Setup of build 41:
==> flow/design.v <==
`timescale 1ns / 1ps
module Cordic_Machine(clock_pulse, reset, x_input, y_input, z_input, x_output, y_output, z_output, flag);
	input clock_pulse;
	input reset;  
	parameter fractional_bit = 22;
	parameter iteration_number = 22;
	input signed [fractional_bit+2:0] x_input;
	input signed [fractional_bit+2:0] y_input;
	input signed [fractional_bit+2:0] z_input;
	output signed [fractional_bit+2:0] x_output;
	output signed [fractional_bit+2:0] y_output;
	output signed [fractional_bit+2:0] z_output;
	output flag;  
	reg signed [fractional_bit+2:0] x_temp_result;
	reg signed [fractional_bit+2:0] y_temp_result;
	reg signed [fractional_bit+2:0] z_temp_result;
	reg [5:0] counter;  
	wire signed [fractional_bit+2:0] LUT_Atan [0:iteration_number];
	assign LUT_Atan[00] = 25'b000_0010000000000000000000;    
	assign LUT_Atan[01] = 25'b000_0001001011100100000000;   
	assign LUT_Atan[02] = 25'b000_0000100111111011001110;  
	assign LUT_Atan[03] = 25'b000_0000010100010001000100;
	assign LUT_Atan[04] = 25'b000_0000001010001011000011;
	assign LUT_Atan[05] = 25'b000_0000000101000101110101;
	assign LUT_Atan[06] = 25'b000_0000000010100010111101;
	assign LUT_Atan[07] = 25'b000_0000000001010001011111;
	assign LUT_Atan[08] = 25'b000_0000000000101000101111;
	assign LUT_Atan[09] = 25'b000_0000000000010100010111;
	assign LUT_Atan[10] = 25'b000_0000000000001010001011;
	assign LUT_Atan[11] = 25'b000_0000000000000101000101;
	assign LUT_Atan[12] = 25'b000_0000000000000010100010;
	assign LUT_Atan[13] = 25'b000_0000000000000001010001;
	assign LUT_Atan[14] = 25'b000_0000000000000000101000;
	assign LUT_Atan[15] = 25'b000_0000000000000000010100;
	assign LUT_Atan[16] = 25'b000_0000000000000000001010;
	assign LUT_Atan[17] = 25'b000_0000000000000000000101;
	assign LUT_Atan[18] = 25'b000_0000000000000000000010;
	assign LUT_Atan[19] = 25'b000_0000000000000000000001;
	assign LUT_Atan[20] = 25'b000_0000000000000000000000;
	assign LUT_Atan[21] = 25'b000_0000000000000000000000;
	assign LUT_Atan[22] = 25'b000_0000000000000000000000;
	always @(posedge clock_pulse) 
		begin
			if (reset)
				begin
					counter <= 0;
				end
			else if (counter == 0) 
				begin
					x_temp_result <= x_input;
					y_temp_result <= y_input;
					z_temp_result <= z_input;
					counter <= counter +1;
				end
			else 
				begin
					x_temp_result <= z_temp_result[fractional_bit+2] ? x_temp_result + (y_temp_result >>> (counter-1))
																					 : x_temp_result - (y_temp_result >>> (counter-1));
					y_temp_result <= z_temp_result[fractional_bit+2] ? y_temp_result - (x_temp_result >>> (counter-1))
																					 : y_temp_result + (x_temp_result >>> (counter-1));
					z_temp_result <= z_temp_result[fractional_bit+2] ? z_temp_result + LUT_Atan[counter-1]
																					 : z_temp_result - LUT_Atan[counter-1];
					counter <= (counter + 1) % (iteration_number);
				end
		end
	assign flag  = (counter == iteration_number-1) ? 1: 0;
	assign x_output = x_temp_result;
	assign y_output = y_temp_result;
	assign z_output = z_temp_result;
endmodule
make LEC_CHECK=0 ABC_AREA=0 CAP_MARGIN=20 CORE_MARGIN=2 CORE_UTILIZATION=55 SETUP_SLACK_MARGIN=-0.05 SLEW_MARGIN=20 finish   # period 4.98 ns
run.sh (not shown) runs the stock make flow with config.mk's settings and CLKGATE_MAP_FILE=.
STATUS run=build 41 STAGES=ALL_DONE FINAL_CHECKS=FAILED CAUSE=negative setup slack
Setup changes, build 41 to build 39
Settings: CORE_UTILIZATION: 55 -> 40; SETUP_SLACK_MARGIN: -0.05 -> unset; ABC_AREA: 0 -> unset; the clock period (ns, I/O delays scaled along): 4.98 -> 6.0.
[summary]
- Per the final summary, build 39 finished and its layout is clean on timing, DRC and antenna.
- Build 39 against build 41: worst hold slack +22 ps; clock skew -12 ps.
- In build 39, global-route wire length before repair is lower than in build 41.
- Build 39: flop share of the area is 2.0 points higher than what build 41 reported.
- Routed wire length went down by more than 10% going from build 41 to build 39.
Edits applied to the flow inputs when going from build 39 to build 61:
Settings: SETUP_SLACK_MARGIN now 1.36, previously not set; CORE_UTILIZATION now 57, was 40; CTS_CLUSTER_SIZE now 58, previously not set; the clock period (ns, I/O delays scaled along) now 4.86, was 6.0.
## What came out
- Flow for build 61 halted at global routing (5_1_grt), error code GRT-0232.
- The global placer's final weighted congestion in build 39 is 0.79 times that in build 61.
- Between build 39 and build 61, the flow reports number of placement rows decreasing by more than 10%.
- Relative to build 39, build 61 degrades worst setup slack before clock tree synthesis.
- Per the comparison of build 61 with build 39, total of cells resized after clock tree synthesis saw an increase; average instance area after synthesis stayed essentially flat; post-detailed-placement cell area went up 14%.
- Initial standard-cell utilization of the core (higher): build 61
- Build 61 vs build 39: count of buffers added by post-CTS timing repair for setup up
- Lower placeable core region goes to build 61 over build 39.
- [build 61 vs build 39] instance count after placement with tap cells included: higher in build 61
- Relative to build 39, total die size has gone down in build 61.
--- input diff build 61..build 32 ---
Settings: CORE_UTILIZATION now 40, was 57; SETUP_SLACK_MARGIN no longer set, was 1.36; CTS_CLUSTER_SIZE no longer set, was 58; the clock period (ns, I/O delays scaled along) now 5.86, was 4.86.
Results
Looking at die outline width across build 32 and build 61, the one that comes out lower is build 61. Summary of build 32 over build 61: height of the chip now larger; die area picked up an extra 0.0095 mm^2. Build 32: PASS, flow complete, no timing, DRC or antenna violations.
### build 32 -> build 83
Settings: CTS_CLUSTER_SIZE: unset -> 58; SETUP_SLACK_MARGIN: unset -> -0.43; CORE_UTILIZATION: 40 -> 57; the clock period (ns, I/O delays scaled along): 5.86 -> 4.21.
## What came out
Build 83: aborted in global routing (5_1_grt) (tool error). In build 83, the area of the core came out about 30% below the value in build 32. Summary of build 83 over build 32: post-CTS setup repair buffer count climbed 62, height of the chip shrank by about 16%, number of buffer cells added on primary ports closely matched the old numbers. In the metrics for build 83 and build 32, the one carrying the lower worst slack at placement is build 83.
The inputs of build 49 differ from those of build 83 as listed below.
Settings: SETUP_SLACK_MARGIN removed (was -0.43); CORE_UTILIZATION changed from 57 to 32; CTS_CLUSTER_SIZE removed (was 58); the clock period (ns, I/O delays scaled along) changed from 4.21 to 5.86.
- Build 49: flow completed, timing, DRC and antenna clean
- The flow ended early for build 83: it failed with a tool error in global routing (5_1_grt).
- Going from build 83 to build 49, the number of post-CTS setup repair buffers was found to have gone down by 64.
- Between build 83 and build 49, the flow reports die width increasing by more than a quarter.
- Taking build 83 as the reference, in build 49 post-placement cell area shrank by 13%; number of cells in the design after placement shrank by 94; pre-CTS setup slack grew by 1460 ps; vertical die dimension grew by about 33%.
- Build 49 against build 83: number of top-level pins barely changed, die area rose 76%, core area increased 78%, number of cells in Yosys stat roughly the same, total clock buffers created by CTS did not really move.

========
Starts from the design.v that is shown in full above.
make LEC_CHECK=0 ABC_AREA=0 CAP_MARGIN=20 CORE_MARGIN=2 CORE_UTILIZATION=72 CTS_CLUSTER_DIAMETER=337 CTS_CLUSTER_SIZE=21 HOLD_SLACK_MARGIN=0.26 PLACE_DENSITY_LB_ADDON=0.08 SETUP_SLACK_MARGIN=1.33 SLEW_MARGIN=20 finish   # period 4.45 ns
The starting point did not get past detailed placement on DPL-0038.
==> next run, changes <==
Settings changed: ABC_AREA 0 to default, CORE_UTILIZATION 72 to 63, CTS_CLUSTER_DIAMETER 337 to default, CTS_CLUSTER_SIZE 21 to 61, HOLD_SLACK_MARGIN 0.26 to default, PLACE_DENSITY_LB_ADDON 0.08 to default, SETUP_SLACK_MARGIN 1.33 to default, TNS_END_PERCENT from default to 5.
Clock period 4.45 ns to 5.69 ns, I/O delays scaled along.
What happened: With this change the flow produced a layout that fails on setup timing; synthesized cell count is unchanged; area after synthesis is unchanged; die area climbs by 14%.

========
Setup of fjord:
// Cordic_Machine: RTL as listed in full above, without the edits since
Settings: LEC_CHECK=0, ABC_AREA=0, CAP_MARGIN=20, CORE_MARGIN=2, CORE_UTILIZATION=69, PLACE_DENSITY=0.39, SLEW_MARGIN=20; clock period 3.49 ns.
What ended fjord was a tool error in detailed placement (3_5_place_dp); the run never finished.
Changes in raven relative to fjord:
Settings: removing PLACE_DENSITY (formerly 0.39); removing ABC_AREA (formerly 0); changing CORE_UTILIZATION from 69 to 44; changing the clock period (ns, I/O delays scaled along) from 3.49 to 4.61.
Findings:
- Area of the die (fjord / raven): 0.65
- No crash in raven: every stage finished, but the layout fails its final checks due to negative setup slack.
- Diff raven..fjord | synthesized-area fraction occupied by and/or/nand/nor cells | unchanged
- Chip width was higher in raven than in fjord.
- Sort fjord and raven by number of core rows desc -> top: raven
- Routability congestion estimate for raven: 28% down relative to fjord
- From fjord to raven, yosys cell count did not move at all.
- Sort fjord and raven by core footprint desc -> top: raven
- Diff raven..fjord | async set-reset flop share out of synthesis | unchanged
diff inputs: raven => sierra
Settings: CTS_CLUSTER_SIZE now 98, previously not set; CORE_UTILIZATION now 55, was 44; ABC_AREA now 1, previously not set; TNS_END_PERCENT now 10, previously not set; CTS_CLUSTER_DIAMETER now 371, previously not set.
Notes after the runs:
- Compared with raven, in sierra fraction of the cycle the final worst path needs lost 10 points, area added between synthesis and finish lost 1.4 points, total die size lost 5600 um2, height of the chip lost 9.9%.
- Looking at post-route worst setup slack, sierra sits 470 ps higher than raven does.
- Any difference in cell area after layout between sierra and raven is small enough to ignore.
- Summary: with raven as the reference, synthesized area in sierra moved up slightly.
- Comparing combinational share of cell area for sierra and raven, the bigger number came from raven.
- The runs compared here, sierra and raven, all ended either early or with open violations.
- In raven the implementation ran to completion but is not tape-out ready, as the final checks report negative setup slack.
[inputs] yarrow vs sierra
Settings: HOLD_SLACK_MARGIN newly set to -0.1; CTS_CLUSTER_DIAMETER removed (was 371); SETUP_SLACK_MARGIN newly set to -0.23; TNS_END_PERCENT removed (was 10); CTS_CLUSTER_SIZE removed (was 98); CORE_MARGIN changed from 2 to 5; the clock period (ns, I/O delays scaled along) changed from 4.61 to 4.98.
Although it ran to completion, yarrow produced a layout that fails the final checks because of negative setup slack.
Logic share of the area, sierra and yarrow: smaller value in sierra
sierra → yarrow: maximum frequency increased 1.8%, number of cells on the critical path moved down.
diff inputs: yarrow => cedar
Settings: CORE_UTILIZATION: 55 -> 61; HOLD_SLACK_MARGIN: -0.1 -> unset; CORE_MARGIN: 5 -> 2; CTS_CLUSTER_SIZE: unset -> 40; CTS_CLUSTER_DIAMETER: unset -> 28; ABC_AREA: 1 -> 0; SETUP_SLACK_MARGIN: -0.23 -> -0.05; TNS_END_PERCENT: unset -> 5; MAX_ROUTING_LAYER: unset -> met4.
## What came out
NOTE number of nets in the synthesized netlist yarrow->cedar decreased by more than a quarter
Any difference in fraction of registers with async set/reset between cedar and yarrow is small enough to ignore.
For placed wire-length estimate after detailed placement, dividing the value from yarrow by the value from cedar gives 0.931.
| y dimension of the die | cedar vs yarrow | 14 um lower |
cedar is listed as incomplete: the tool reported an error in global routing (5_1_grt) and the run ended there.
Post-CTS setup buffer count, yarrow and cedar: higher on cedar
The floorplan die width in cedar was lower than what yarrow gave.
When cedar is set beside yarrow, its number of cell instances after yosys synthesis turns out to be about 28% smaller.
Core area (cedar over yarrow): decrease, about 11%
The run showing the greater area after synthesis is yarrow.
What maple does differently from cedar at the input level:
Settings: removing CTS_CLUSTER_DIAMETER (formerly 28); removing MAX_ROUTING_LAYER (formerly met4); changing CORE_UTILIZATION from 61 to 57.
Results
- Complete run, failing final checks: maple, reason negative setup slack.
- Going from cedar to maple, post-placement worst setup slack moved down; area share of and/or/nand/nor cells after synthesis barely changed.
- cedar → maple: area after synthesis flat; chip footprint up 6.8%; final RePlAce weighted congestion down about 15%; post-CTS setup-driven buffer insertion count down 23; core area up about 7.5%.
- Sort maple and cedar by estimated wirelength of the detail-placed design asc -> top: cedar

========
Starts from the design.v that is shown in full above.
clock: 4.82 ns
lec_check: 0
abc_area: 0
cap_margin: 10
core_margin: 5
core_utilization: 31
cts_cluster_diameter: 291
cts_cluster_size: 31
hold_slack_margin: 0.06
setup_slack_margin: -0.05
slew_margin: 40
The first run finished but fails on setup timing.
Rerun with:
- CAP_MARGIN: 10 -> 20
- CORE_MARGIN: 5 -> 2
- CORE_UTILIZATION: 31 -> 58
- CTS_CLUSTER_DIAMETER: 291 -> unset
- CTS_CLUSTER_SIZE: 31 -> 80
- HOLD_SLACK_MARGIN: 0.06 -> unset
- SLEW_MARGIN: 40 -> 20
- TNS_END_PERCENT: unset -> 5
- clock period: 4.82 -> 4.98 ns (I/O delays scaled with it)
=> The changed run completed and failed the layout checks on setup timing; non-clock buffer count shrinks by 141; critical path depth decreases by 2; cell area decreases by 11%; core utilization went up by 36 points; routed wire length decreases by 3.4%; worst setup slack is better by 83 ps; first-iteration DRC count climbs by 130%; via count went up by 8.1%.
Rerun with:
- ABC_AREA: 0 -> 1
- CORE_MARGIN: 2 -> 5
- CORE_UTILIZATION: 58 -> 24
- CTS_CLUSTER_SIZE: 80 -> unset
- PLACE_DENSITY: unset -> 0.91
- SETUP_SLACK_MARGIN: -0.05 -> -0.25
- TNS_END_PERCENT: 5 -> unset
Outcome: The new run reached the layout checks and failed them: setup timing; synthesized cell count rises by about 40%; global-route usage fell by 31 points; core utilization drops by 55 points; via count decreases by 2.8%; worst setup slack improved by 650 ps.
Rerun with:
- PLACE_DENSITY: 0.91 -> unset
- SETUP_SLACK_MARGIN: -0.25 -> -0.05
With this change the flow passed the timing, design-rule and antenna checks.
Hold slack loses 10 ps.
Setup slack gets better by 230 ps.
Non-clock buffer count is higher by 4.
Cell area rises by a few percent.
Wire length is about the same.
Sequential share of layout area falls by 0.30 points.

========
// Cordic_Machine: RTL as listed in full above, without the edits since
export LEC_CHECK = 0
export ABC_AREA = 0
export CAP_MARGIN = 20
export CORE_MARGIN = 2
export CORE_UTILIZATION = 72
export CTS_CLUSTER_DIAMETER = 337
export CTS_CLUSTER_SIZE = 21
export HOLD_SLACK_MARGIN = 0.27
export PLACE_DENSITY_LB_ADDON = 0.07
export SETUP_SLACK_MARGIN = 1.33
export SLEW_MARGIN = 20
create_clock -name core_clock -period 4.45 [get_ports {clock_pulse}]
The baseline stopped in detailed placement on DPL-0038.
Then changed:
==> flow/config.mk (replaced) <==
export PLATFORM = sky130hd
export DESIGN_NAME = Cordic_Machine
export DESIGN_NICKNAME = Cordic_Machine
export VERILOG_FILES = /design/flow/design.v
export SDC_FILE = /design/flow/constraint.sdc
export NUM_CORES = 4
export LEC_CHECK = 0
export ABC_AREA = 0
export CAP_MARGIN = 20
export CORE_MARGIN = 2
export CORE_UTILIZATION = 58
export CTS_CLUSTER_SIZE = 35
export SETUP_SLACK_MARGIN = -0.05
export SLEW_MARGIN = 20
==> flow/constraint.sdc (replaced) <==
create_clock -name core_clock -period 4.98 [get_ports {clock_pulse}]
set_input_delay 0.9960 -clock core_clock [delete_from_list [all_inputs] [get_ports {clock_pulse}]]
set_output_delay 0.9960 -clock core_clock [all_outputs]
set_load 0.01 [all_outputs]
The new run did not get past global routing.
Area after synthesis is unchanged.
Die size goes up by 23%.
Synthesized cell count is unchanged.
Then changed:
--- a/flow/config.mk
+++ b/flow/config.mk
@@ -9,6 +9,5 @@
 export CAP_MARGIN = 20
 export CORE_MARGIN = 2
-export CORE_UTILIZATION = 58
-export CTS_CLUSTER_SIZE = 35
+export CORE_UTILIZATION = 49
 export SETUP_SLACK_MARGIN = -0.05
 export SLEW_MARGIN = 20
After rerunning: With this change the flow completed, yet does not pass: setup timing; synthesized area does not change; synthesized cell count is unchanged; die size is higher by 18%.
Then changed:
--- a/flow/config.mk
+++ b/flow/config.mk
@@ -9,5 +9,7 @@
 export CAP_MARGIN = 20
 export CORE_MARGIN = 2
-export CORE_UTILIZATION = 49
+export CORE_UTILIZATION = 60
+export CTS_CLUSTER_SIZE = 68
+export HOLD_SLACK_MARGIN = -0.09
 export SETUP_SLACK_MARGIN = -0.05
 export SLEW_MARGIN = 20
The new run did not get past global routing (GRT-0116). Die area fell by 18%. Synthesized cell count stays the same. Area after synthesis stays the same.
